// SUBWAY
module SUBWAY(
    clk,
    rst_n,
    in_valid,
    init,
    in0,
    in1,
    in2,
    in3,
    out_valid,
    out
);
input clk, rst_n;
input in_valid;
input [1:0] init;
input [1:0] in0, in1, in2, in3; 
output reg       out_valid;
output reg [1:0] out;
parameter s_idle = 2'd0;
parameter s_input = 2'd1;
parameter s_cul = 2'd2;
parameter s_output = 2'd3;
genvar NN;
genvar MM;
integer i;
integer j;
parameter IDX = 9;
reg [1:0]current_state;
reg [1:0]next_state;
reg [1:0]init_pos;
reg [5:0]cnt;
reg [1:0]is_road;
reg [1:0] reg_dif;
reg [1:0]move;
wire UorD;
reg reg_UorD;
wire [1:0]dif1;
wire [1:0]dif2;
wire [1:0]dif;
reg [1:0] next_dif;
reg [1:0]next_pos;
reg [1:0]cur_pos;
reg [1:0] next_step[2:0];
wire [1:0]in_wire[3:0];
reg [1:0]in_a[IDX:0];
reg [1:0]in_b[IDX:0];
reg [1:0]in_c[IDX:0];
reg [1:0]in_d[IDX:0];
reg [1:0]out_pipe[54:0];
reg [1:0]road;
always@(posedge clk or negedge rst_n)begin
	if(!rst_n)
        current_state <= s_idle;
    else
        current_state <= next_state;
end
always@(*)begin
	case(current_state)
		s_idle: if(in_valid) next_state = s_input;
				else next_state = s_idle;
		s_input:if (cnt == 6'd7) next_state = s_cul;
				else next_state = s_input;
		s_cul:	if (cnt == 6'd62) next_state = s_output;
				else next_state = s_cul;				
		s_output: if (cnt == 6'd63) next_state = s_idle;
				else next_state = s_output;
		default: next_state = current_state;
	endcase 
end
  ...
Size: ~740 cells after synthesis, about 190 flip-flops, roughly 16 I/O pins, ~7200 um2 of cells after synthesis.
clock: 2.6 ns
lec_check: 0
abc_area: 1
cap_margin: 20
core_margin: 5
core_utilization: 40
gpl_routability_driven: 0
slew_margin: 20
tns_end_percent: 75
run.sh (not shown) runs the stock make flow with config.mk's settings and CLKGATE_MAP_FILE=.
Change:
Settings changed: ABC_AREA 1 to default, CORE_MARGIN 5 to 6.
What happened:
- hold slack is better by 420 ps
- combinational power is lower by a little under a tenth
- register-to-register slack is worse by 40 ps
Change:
Settings changed: CORE_MARGIN 6 to 2, CORE_UTILIZATION 40 to 61, GPL_ROUTABILITY_DRIVEN 0 to default, TNS_END_PERCENT 75 to default.
Clock period 2.6 ns to 2.15 ns, I/O delays scaled along.
What happened:
- The changed run completed, yet does not pass: negative setup slack
- core utilization rises by 24 points
- final area rose by 1.5%
- synthesized cell count stays the same
- via count grows by about 1.5%
- first-iteration DRC count went up by 64%
Change:
Settings changed: CORE_UTILIZATION 61 to 40.
Clock period 2.15 ns to 2.5 ns, I/O delays scaled along.
Effect: This time the run finished with timing, DRC and antenna clean. Via count came out lower slightly. Area after synthesis stays the same. Die size is higher by well over a third. Wire length drops by a few percent. Worst setup slack gets better by 330 ps. Core utilization went down by 25 points. Clock-buffer cell count shrinks by 4. Design area falls slightly. Combinational power came out lower by a quarter to a third. Final cell count is higher by roughly a tenth. Worst hold slack is better by 12 ps.


## v39
SUBWAY again, from the RTL that the note above started with.
Settings: LEC_CHECK=0, ABC_AREA=1, CAP_MARGIN=30, CELL_PAD_IN_SITES_DETAIL_PLACEMENT=2, CORE_ASPECT_RATIO=1.51, CORE_MARGIN=2, CORE_UTILIZATION=40, CTS_CLUSTER_DIAMETER=53, GPL_ROUTABILITY_DRIVEN=1, GPL_TIMING_DRIVEN=1, HOLD_SLACK_MARGIN=0.26, MAX_ROUTING_LAYER=met5, PLACE_DENSITY_LB_ADDON=0.18, SETUP_SLACK_MARGIN=0.47, SLEW_MARGIN=20, TNS_END_PERCENT=65; clock period 2.5 ns.
Looking at the reports, v39 completed the entire flow and the layout it produced met the timing, DRC and antenna checks.
diff inputs: v39 => v58
Settings: CELL_PAD_IN_SITES_DETAIL_PLACEMENT no longer set, was 2; SETUP_SLACK_MARGIN no longer set, was 0.47; ABC_AREA no longer set, was 1; GPL_ROUTABILITY_DRIVEN no longer set, was 1; CORE_ASPECT_RATIO no longer set, was 1.51; TNS_END_PERCENT now 10, was 65; CTS_CLUSTER_DIAMETER now 239, was 53; GPL_TIMING_DRIVEN no longer set, was 1; PLACE_DENSITY_LB_ADDON now 0.01, was 0.18; CTS_CLUSTER_SIZE now 98, previously not set; CAP_MARGIN now 20, was 30; HOLD_SLACK_MARGIN no longer set, was 0.26; MAX_ROUTING_LAYER no longer set, was met5.
Results
As of v58, mean instance size in the synthesized netlist had risen by more than a quarter compared to v39.
Between v39 and v58, the fraction of the mapped netlist area in adder cells does not differ in any meaningful way.
Looking only at multiplexer fraction of the synthesized cell area, and setting everything else aside, the higher value of v58 and v39 goes to v58.
Internal cell power: v58 > v39
Setup changes, v58 to v25
Settings: CORE_ASPECT_RATIO now 1.96, previously not set; CELL_PAD_IN_SITES_DETAIL_PLACEMENT now 1, previously not set; SETUP_SLACK_MARGIN now 0.15, previously not set; PLACE_DENSITY_LB_ADDON no longer set, was 0.01; PLACE_DENSITY now 0.64, previously not set; CORE_UTILIZATION now 42, was 40.
Results
Pre-CTS setup slack (v25 over v58): decrease, 0.20 ns. Looking at met2 demand-to-capacity share in global routing, v25 sits 10 points higher than v58 does. v25 had finished all stages when the layout checks came back failing, citing setup timing. Run comparison: v58 worst setup path startpoint cur_pos[0]; v25 worst setup path startpoint cur_pos[1]. Diff v58 -> v25 | critical path depth | increase of 2. On power spent charging and discharging nets, the higher figure sits with v25, not v58. The non-clock buffer total of the final layout of v25 exceeds that of v58 by 10. Higher number of cells in the finished layout apart from fillers goes to v58 over v25. | detailed route wirelength on metal2 | v25 vs v58 | 85% higher |. Height of the chip (v25 / v58): 1.4. As of v25, total die area had fallen by a few percent compared to v58.
For v13, these inputs were changed with respect to v25:
Settings: swapping 42 for 44 in CORE_UTILIZATION; putting PLACE_DENSITY_LB_ADDON at 0.01 where nothing was set; swapping 0.15 for -0.25 in SETUP_SLACK_MARGIN; swapping 10 for 95 in TNS_END_PERCENT; swapping 1.96 for 0.5 in CORE_ASPECT_RATIO; clearing PLACE_DENSITY, which used to be 0.64.
Summary of v25 and v13: one run falls short of a clean finish, namely v25. Complete run, failing final checks: v25, reason setup timing. Worst-case setup slack after placement: v13 > v25. Measured against each other, v13 and v25 differ in worst slew margin relative to its limit, the lower figure coming from v25. v13: non-filler instance count after layout about 1.3% below v25. v13 ends up with higher highest cell delay on the worst timing path than v25 does. v25 has a higher filler cell count than v13. | maximum achievable frequency | v13 vs v25 | 11% higher |. Relative to v25, the overall die area of v13 is lower by 4.4%. [v13] combinational group share of total power fell 4.9 points relative to v25. Delta(core utilization before placement, v13 - v25) > 0. Of v13 and v25, the run reporting the higher area growth from synthesis to layout was v25.
Power is estimated from default activity; no workload was simulated.
